== red ==
Design DotProduct, start of the top module:
module DotProduct(  
  input         clock,  
  input  [7:0]  io_a_0,
  input  [7:0]  io_a_1,
  input  [7:0]  io_a_2,
  input  [7:0]  io_a_3,
  input  [7:0]  io_a_4,
  input  [7:0]  io_a_5,
  input  [7:0]  io_a_6,
  input  [7:0]  io_a_7,
  input  [7:0]  io_a_8,
  input  [7:0]  io_a_9,
  input  [7:0]  io_a_10,
  input  [7:0]  io_a_11,
  input  [7:0]  io_a_12,
  input  [7:0]  io_a_13,
  input  [7:0]  io_a_14,
  input  [7:0]  io_a_15,
  input  [7:0]  io_b_0,  
  input  [7:0]  io_b_1,  
  input  [7:0]  io_b_2,  
  input  [7:0]  io_b_3,  
  input  [7:0]  io_b_4,  
  input  [7:0]  io_b_5,  
  input  [7:0]  io_b_6,  
  input  [7:0]  io_b_7,  
  input  [7:0]  io_b_8,  
  input  [7:0]  io_b_9,  
  input  [7:0]  io_b_10,  
  input  [7:0]  io_b_11,  
  input  [7:0]  io_b_12,  
  input  [7:0]  io_b_13,  
  input  [7:0]  io_b_14,  
  input  [7:0]  io_b_15,  
  output [20:0] io_y  
);
  wire  m_0_clock;  
  wire [7:0] m_0_io_a;  
  wire [7:0] m_0_io_b;  
  wire [15:0] m_0_io_c;  
  wire [16:0] m_0_io_y;  
  wire  m_1_clock;  
  wire [7:0] m_1_io_a;  
  wire [7:0] m_1_io_b;  
  wire [15:0] m_1_io_c;  
  wire [16:0] m_1_io_y;  
  wire  m_2_clock;  
  wire [7:0] m_2_io_a;  
  wire [7:0] m_2_io_b;  
  wire [15:0] m_2_io_c;  
  wire [16:0] m_2_io_y;  
  wire  m_3_clock;  
  wire [7:0] m_3_io_a;  
  wire [7:0] m_3_io_b;  
  wire [15:0] m_3_io_c;  
  wire [16:0] m_3_io_y;  
  wire  m_4_clock;  
  wire [7:0] m_4_io_a;  
  wire [7:0] m_4_io_b;  
  wire [15:0] m_4_io_c;  
  wire [16:0] m_4_io_y;  
  wire  m_5_clock;  
  wire [7:0] m_5_io_a;  
  wire [7:0] m_5_io_b;  
  wire [15:0] m_5_io_c;  
  wire [16:0] m_5_io_y;  
  wire  m_6_clock;  
  ...
Settings: LEC_CHECK=0, ABC_AREA=1, CAP_MARGIN=20, CELL_PAD_IN_SITES_GLOBAL_PLACEMENT=3, CORE_MARGIN=3, CORE_UTILIZATION=40, CTS_CLUSTER_DIAMETER=54, GPL_TIMING_DRIVEN=0, MIN_ROUTING_LAYER=met2, PLACE_DENSITY_LB_ADDON=0.04, SLEW_MARGIN=0; clock period 4.94 ns.
run.sh (not shown) runs the stock make flow with config.mk's settings and CLKGATE_MAP_FILE=.
Looking at the reports, red completed the entire flow and the layout it produced met the timing, DRC and antenna checks.
Changes in blue relative to red:
- an added SETUP_SLACK_MARGIN of -0.27
- a deleted CTS_CLUSTER_DIAMETER that had been 54
- a deleted PLACE_DENSITY_LB_ADDON that had been 0.04
- a deleted MIN_ROUTING_LAYER that had been met2
- a deleted ABC_AREA that had been 1
- a change of CORE_MARGIN from 3 to 2
- a change of SLEW_MARGIN from 0 to 20
- a deleted CELL_PAD_IN_SITES_GLOBAL_PLACEMENT that had been 3
- a deleted GPL_TIMING_DRIVEN that had been 0
- a change of the clock period (ns, I/O delays scaled along) from 4.94 to 4.77
Findings:
red finished end to end and its layout was clean on timing, DRC and antenna.
Completing all stages was not enough for blue: its layout failed the final checks because of setup timing.
The async set-or-reset flop fraction in the synthesized netlist on red is in line with that on blue.
The synthesis-to-layout area growth on red is in line with that on blue.
The type of the worst setup path comes out reg2reg in one run and reg2out in the other, namely in red and blue respectively.
Routed wire in blue totals less than in red.
Setup changes, blue to green
- an added HOLD_SLACK_MARGIN of -0.09
- an added MAX_ROUTING_LAYER of met4
- a deleted SETUP_SLACK_MARGIN that had been -0.27
- a change of CORE_UTILIZATION from 40 to 72
- a change of the clock period (ns, I/O delays scaled along) from 4.77 to 4.08
Findings:
Between blue and green, cell count is higher for blue, green comes in under that.
For green, the critical-path cell with the highest stage delay was fa_1, unlike blue, where it was clkdlybuf4s50_1.
green ended up with a lower clock share of power than blue did.
Relative to blue, number of gates on the worst path with buffers counted has gone up in green.
According to the power report, total power for green is higher than for blue.
The layout from green, despite a flow that completed every stage, fails the layout checks, with the failing checks listed as setup timing.
When green is measured against blue, its global-route usage turns out 18 points higher.
Measured against each other, blue and green differ in worst-margin pin slew, the higher figure coming from blue.
Going from blue to green, hold slack -0.023 ns; non-clock buffer count up about 230%.
For green, the highest metal layer with signal wires was met4, unlike blue, where it was met5.

* * *

job 5496:
Starting RTL as in the previous note.
Settings: LEC_CHECK=0, ABC_AREA=1, CAP_MARGIN=15, CORE_MARGIN=2, CORE_UTILIZATION=72, CTS_CLUSTER_DIAMETER=383, CTS_CLUSTER_SIZE=100, SETUP_SLACK_MARGIN=0.18, SLEW_MARGIN=20; clock period 2.47 ns.
Status: job 5496 FAILED at global routing (5_1_grt) (tool error)
The inputs of job 9832 differ from those of job 5496 as listed below.
Settings: CTS_CLUSTER_SIZE: 100 -> unset; CTS_CLUSTER_DIAMETER: 383 -> unset; CAP_MARGIN: 15 -> 20; SETUP_SLACK_MARGIN: 0.18 -> unset; CORE_UTILIZATION: 72 -> 8; ABC_AREA: 1 -> unset; the clock period (ns, I/O delays scaled along): 2.47 -> 5.84.
Looking at the reports, job 9832 completed the entire flow and the layout it produced met the timing, DRC and antenna checks. In the metrics for job 5496 and job 9832, the one carrying the higher area enclosed by the die boundary is job 9832. Summary of job 9832 over job 5496: synthesized-area fraction occupied by adder cells shows an increase of 3.7 points; depth of the CTS H-tree shows an increase of 2. Buffer levels on the longest clock path came out higher on job 9832 than on job 5496. Looking only at synthesized cell count, and setting everything else aside, the higher value of job 5496 and job 9832 goes to job 5496. On fraction of synthesized cell area in xor and xnor cells: between job 5496 and job 9832, it ends up lower for job 5496. Starting utilization of the core area on job 9832 is down relative to job 5496. Job 5496 → job 9832: mux share of post-synthesis cell area up 0.39 points, detailed placer's ending HPWL shows an increase of 5.3%, net count entering floorplan shows a reduction of about 24%. In job 9832 the placeable core area turned out about 700% higher than in job 5496.
Edits applied to the flow inputs when going from job 9832 to job 5001:
Settings: a change of CAP_MARGIN from 20 to 30; an added MAX_ROUTING_LAYER of met4; a change of CORE_UTILIZATION from 8 to 72; a change of the clock period (ns, I/O delays scaled along) from 5.84 to 3.79.
==> results <==
When job 5001 is measured against job 9832, its cell area after placement turns out 0.0066 mm2 lower. For job 9832, the start point of the critical path was a_3_0.rB[8], unlike job 5001, where it was m_0.rA[2]. Diff job 9832 -> job 5001 | clock buffer count in the final layout | down by more than 10%. In the metrics for job 9832 and job 5001, the one carrying the higher global-route met2 utilization is job 5001. The data required time at the worst endpoint of job 5001 falls short of that of job 9832 by 260 ps. Completing all stages was not enough for job 5001: its layout failed the final checks because of negative setup slack. Power was higher in job 5001 than in job 9832. The worst endpoint data arrival time number comes out lower for job 9832 vs job 5001.
Setup changes, job 5001 to job 6063
Settings: setting HOLD_SLACK_MARGIN to 0.29 for the first time; setting SETUP_SLACK_MARGIN to 0.33 for the first time; changing the clock period (ns, I/O delays scaled along) from 3.79 to 4.08.
==> results <==
- Looking at final worst-path cycle share, job 6063 sits below job 5001.
- Status for job 6063 and job 5001: no clean run
- [job 6063] flow finished | final checks: failed | reasons: negative setup slack
- Job 6063: hold slack 11 ps above job 5001
- Summary: maximum vdd drop, job 6063 better than job 5001
- In job 6063, the clock latency of the later-clocked register in the worst-skew pair came out 20 ps below the value in job 5001.
- From job 5001 to job 6063 the numbers moved as follows: count of antenna-violating nets left after detailed routing barely changed; proportion of cell area occupied by multi-input gates climbed 2.6 points; clock transition at the registers of the reported paths barely changed; final standard cell utilization of the core dropped 4.3 points; final design area excluding fillers dropped about 4.6%.
- Total number of cells along the worst setup path was lower in job 5001 than in job 6063.
- When job 6063 is set beside job 5001, its initial antenna violation count turns out to be 9 smaller.
> inputs changed (job 6063 -> job 1041)
Settings: putting CTS_CLUSTER_DIAMETER at 29 where nothing was set; swapping 0.29 for -0.09 in HOLD_SLACK_MARGIN; swapping 30 for 10 in CAP_MARGIN; swapping 0.33 for 1.19 in SETUP_SLACK_MARGIN.
Notes after the runs:
- [compare] base=job 6063 new=job 1041: met2 capacity usage during global routing now sits higher, HPWL reported at the end of detailed placement now sits higher, combinational share of cell area now sits lower.
- Run comparison: job 1041 launch point of the critical path m_15.rA[5]; job 6063 launch point of the critical path m_15.rB[1]
- Delta (job 1041 minus job 6063): met3 track demand over resource in global routing increased 2.0 points, total global-route track usage increased 5.3 points, clock transition time at the flip-flop clock pins of the worst setup and hold paths essentially unchanged.
- Going from job 6063 to job 1041, length of routed met2 wiring now larger; shortest period the worst path allows saw an increase; part of the cycle the worst path needs went up; power went up.
- FAIL for each of job 1041 and job 6063
- Job 1041 finished all stages; layout check result: FAIL, due to negative setup slack.
#### Input delta (job 9163 over job 1041)
Settings: SETUP_SLACK_MARGIN removed (was 1.19); CAP_MARGIN changed from 10 to 30; CTS_CLUSTER_DIAMETER changed from 29 to 270; HOLD_SLACK_MARGIN removed (was -0.09); the clock period (ns, I/O delays scaled along) changed from 4.08 to 3.72.
--- outcome ---
- Job 1041 ended up with sky130_fd_sc_hd__fa_2 as its cell type of the slowest stage on the worst timing path; job 9163 ended up with sky130_fd_sc_hd__a2111oi_1.
- Job 9163: flow complete, layout not clean; failing: negative setup slack
- Taking job 1041 as the reference, in job 9163 clock skew moved up, via count moved up, final worst setup slack moved down, number of nets at the end of the flow moved up, maximum number of pins on one net before global-route repair moved up.

* * *

Starting RTL as in the previous note.
export LEC_CHECK = 0
export CAP_MARGIN = 5
export CORE_MARGIN = 2
export CORE_UTILIZATION = 72
export GPL_TIMING_DRIVEN = 1
export HOLD_SLACK_MARGIN = -0.1
export MAX_ROUTING_LAYER = met4
export PLACE_DENSITY = 0.64
export SLEW_MARGIN = 40
export TNS_END_PERCENT = 80
create_clock -name core_clock -period 3.77 [get_ports {clock}]
The starting point ran to the end with violations: setup timing.
Rerun with:
CAP_MARGIN = 30   (was 5)
CTS_CLUSTER_DIAMETER = 270   (was not set)
GPL_TIMING_DRIVEN = not set   (was 1)
HOLD_SLACK_MARGIN = not set   (was -0.1)
PLACE_DENSITY = not set   (was 0.64)
SLEW_MARGIN = 20   (was 40)
TNS_END_PERCENT = not set   (was 80)
clock period = 4.11 ns   (was 3.77 ns; I/O delays follow)
The new run reached the layout checks and failed them: setup timing.
Clock skew is about the same.
First-iteration DRC count is lower by a quarter to a third.
Routed wire length is lower by about a fifth.
Combinational power is lower by about a fifth.
Final area is lower by a few percent.
Rerun with:
CAP_MARGIN = 15   (was 30)
CTS_CLUSTER_DIAMETER = not set   (was 270)
MAX_ROUTING_LAYER = not set   (was met4)
clock period = 2.75 ns   (was 4.11 ns; I/O delays follow)
Now the flow never finished: it broke off in global routing (5_1_grt) with GRT-0232.
Die size is unchanged.
Synthesized cell count stays the same.
Synthesized area does not change.
Rerun with:
CAP_MARGIN = 30   (was 15)
CTS_CLUSTER_DIAMETER = 361   (was not set)
MAX_ROUTING_LAYER = met4   (was not set)
clock period = 3.79 ns   (was 2.75 ns; I/O delays follow)
Effect: The changed run completed and failed the layout checks on setup timing. Die size is unchanged. Synthesized area does not change. Synthesized cell count is unchanged.
Power and IR drop assume default switching activity.
